==> flow/design.v (excerpt) <==
module top(
        clk, reset, up, down, hsync, vsync, rgb, pmod_switch, pause_switch,
         MISO, SW, SS, MOSI, SCLK, LED, an, seg
    );
     input clk;
     input reset;
     input up;
     input down;
     input pmod_switch;
     input pause_switch;
     output hsync;
     output vsync;
     output [11:0] rgb;
     input MISO;					 
     input [2:0] SW;             
     output SS;                     
     output MOSI;                 
     output SCLK;                 
     output [2:0] LED;			 
     output [3:0] an;			 
     output [6:0] seg;             
     wire w_reset, w_up, w_down, w_vid_on, w_p_tick;
     wire [9:0] w_x, w_y;
     reg [11:0] rgb_reg;
     wire [11:0] rgb_next;
     wire SS;						 
     wire MOSI;                     
     wire SCLK;                     
     reg [2:0] LED;                 
     wire [3:0] an;                 
     wire [6:0] seg;             
     wire [7:0] sndData;
     wire sndRec;
     wire [39:0] jstkData;
     wire [9:0] posData;
     wire score;
     wire [3:0] dig0, dig1, dig2, dig3;
     reg d_inc, d_clr;
     PmodJSTK PmodJSTK_Int(
             .CLK(clk),
             .RST(reset),
             .sndRec(sndRec),
             .DIN(sndData),
  ...
Size: about 260 flip-flops.
make LEC_CHECK=0 ABC_AREA=0 CAP_MARGIN=20 CELL_PAD_IN_SITES_DETAIL_PLACEMENT=1 CELL_PAD_IN_SITES_GLOBAL_PLACEMENT=0 CORE_MARGIN=9 CORE_UTILIZATION=60 GPL_ROUTABILITY_DRIVEN=0 GPL_TIMING_DRIVEN=0 MIN_ROUTING_LAYER=met2 PLACE_DENSITY_LB_ADDON=0.15 SETUP_SLACK_MARGIN=0.22 SLEW_MARGIN=20 finish   # period 4.15 ns
run.sh (not shown) runs the stock make flow with config.mk's settings and CLKGATE_MAP_FILE=.
The first run aborted during global routing (5_1_grt) with GRT-0116.
==> next run, changes <==
==> flow/config.mk (replaced) <==
export PLATFORM = sky130hd
export DESIGN_NAME = top
export DESIGN_NICKNAME = top
export VERILOG_FILES = /design/flow/design.v
export SDC_FILE = /design/flow/constraint.sdc
export NUM_CORES = 4
export LEC_CHECK = 0
export CAP_MARGIN = 20
export CORE_MARGIN = 2
export CORE_UTILIZATION = 64
export SLEW_MARGIN = 20
==> flow/constraint.sdc (replaced) <==
create_clock -name core_clock -period 5.14 [get_ports {clk}]
set_input_delay 1.0280 -clock core_clock [delete_from_list [all_inputs] [get_ports {clk}]]
set_output_delay 1.0280 -clock core_clock [all_outputs]
set_load 0.01 [all_outputs]
=> With this change the flow finished clean. Synthesized cell count does not change. Synthesized area is unchanged. Die area falls by 21%.
==> next run, changes <==
--- a/flow/config.mk
+++ b/flow/config.mk
@@ -9,3 +9,4 @@
 export CORE_MARGIN = 2
-export CORE_UTILIZATION = 64
+export CORE_UTILIZATION = 50
+export CTS_CLUSTER_SIZE = 95
 export SLEW_MARGIN = 20
==> flow/constraint.sdc (replaced) <==
create_clock -name core_clock -period 6.15 [get_ports {clk}]
set_input_delay 1.2300 -clock core_clock [delete_from_list [all_inputs] [get_ports {clk}]]
set_output_delay 1.2300 -clock core_clock [all_outputs]
set_load 0.01 [all_outputs]
Die area climbs by 27%.
Total power drops by 19%.
Via count decreases by 2.5%.
Non-clock buffer count stays the same.
Cell count increases by 5.2%.
Global-route usage came out lower by 4.9 points.
Worst setup slack gets better by 1.0 ns.
==> next run, changes <==
--- a/flow/config.mk
+++ b/flow/config.mk
@@ -7,6 +7,8 @@
 export LEC_CHECK = 0
+export ABC_AREA = 1
 export CAP_MARGIN = 20
 export CORE_MARGIN = 2
-export CORE_UTILIZATION = 50
-export CTS_CLUSTER_SIZE = 95
+export CORE_UTILIZATION = 72
+export CTS_CLUSTER_DIAMETER = 207
+export PLACE_DENSITY = 0.35
 export SLEW_MARGIN = 20
==> flow/constraint.sdc (replaced) <==
create_clock -name core_clock -period 2.84 [get_ports {clk}]
set_input_delay 0.5680 -clock core_clock [delete_from_list [all_inputs] [get_ports {clk}]]
set_output_delay 0.5680 -clock core_clock [all_outputs]
set_load 0.01 [all_outputs]
After rerunning: The changed run finished but fails on setup timing; power goes up by 120%; non-clock buffer count climbs by 65; wire length grows by 17%; sequential power came out higher by 120%; setup slack got worse by 2.0 ns; sequential cell count stays the same; clock power increases by 120%; clock-buffer cell count went down by 5; core utilization climbs by 29 points.
==> next run, changes <==
--- a/flow/config.mk
+++ b/flow/config.mk
@@ -11,4 +11,7 @@
 export CORE_UTILIZATION = 72
-export CTS_CLUSTER_DIAMETER = 207
-export PLACE_DENSITY = 0.35
+export CTS_CLUSTER_DIAMETER = 366
+export CTS_CLUSTER_SIZE = 15
+export HOLD_SLACK_MARGIN = -0.1
+export PLACE_DENSITY = 0.74
+export SETUP_SLACK_MARGIN = 0.27
 export SLEW_MARGIN = 20
What happened:
- The changed run produced a layout that fails on setup timing
- power goes down by 14%
- wire length goes down by 2.4%
- non-clock buffer count goes up by 16
- die size does not change
- design area stays flat
- sequential cell count is unchanged
==> next run, changes <==
--- a/flow/config.mk
+++ b/flow/config.mk
@@ -10,8 +10,5 @@
 export CORE_MARGIN = 2
-export CORE_UTILIZATION = 72
-export CTS_CLUSTER_DIAMETER = 366
-export CTS_CLUSTER_SIZE = 15
-export HOLD_SLACK_MARGIN = -0.1
-export PLACE_DENSITY = 0.74
-export SETUP_SLACK_MARGIN = 0.27
+export CORE_UTILIZATION = 70
+export CTS_CLUSTER_DIAMETER = 28
+export SETUP_SLACK_MARGIN = 0.82
 export SLEW_MARGIN = 20
Outcome: The new run failed in clock tree synthesis (4_1_cts). Synthesized cell count is unchanged. Area after synthesis is unchanged. Die area went up by 2.8%.
Power is estimated from default activity; no workload was simulated.
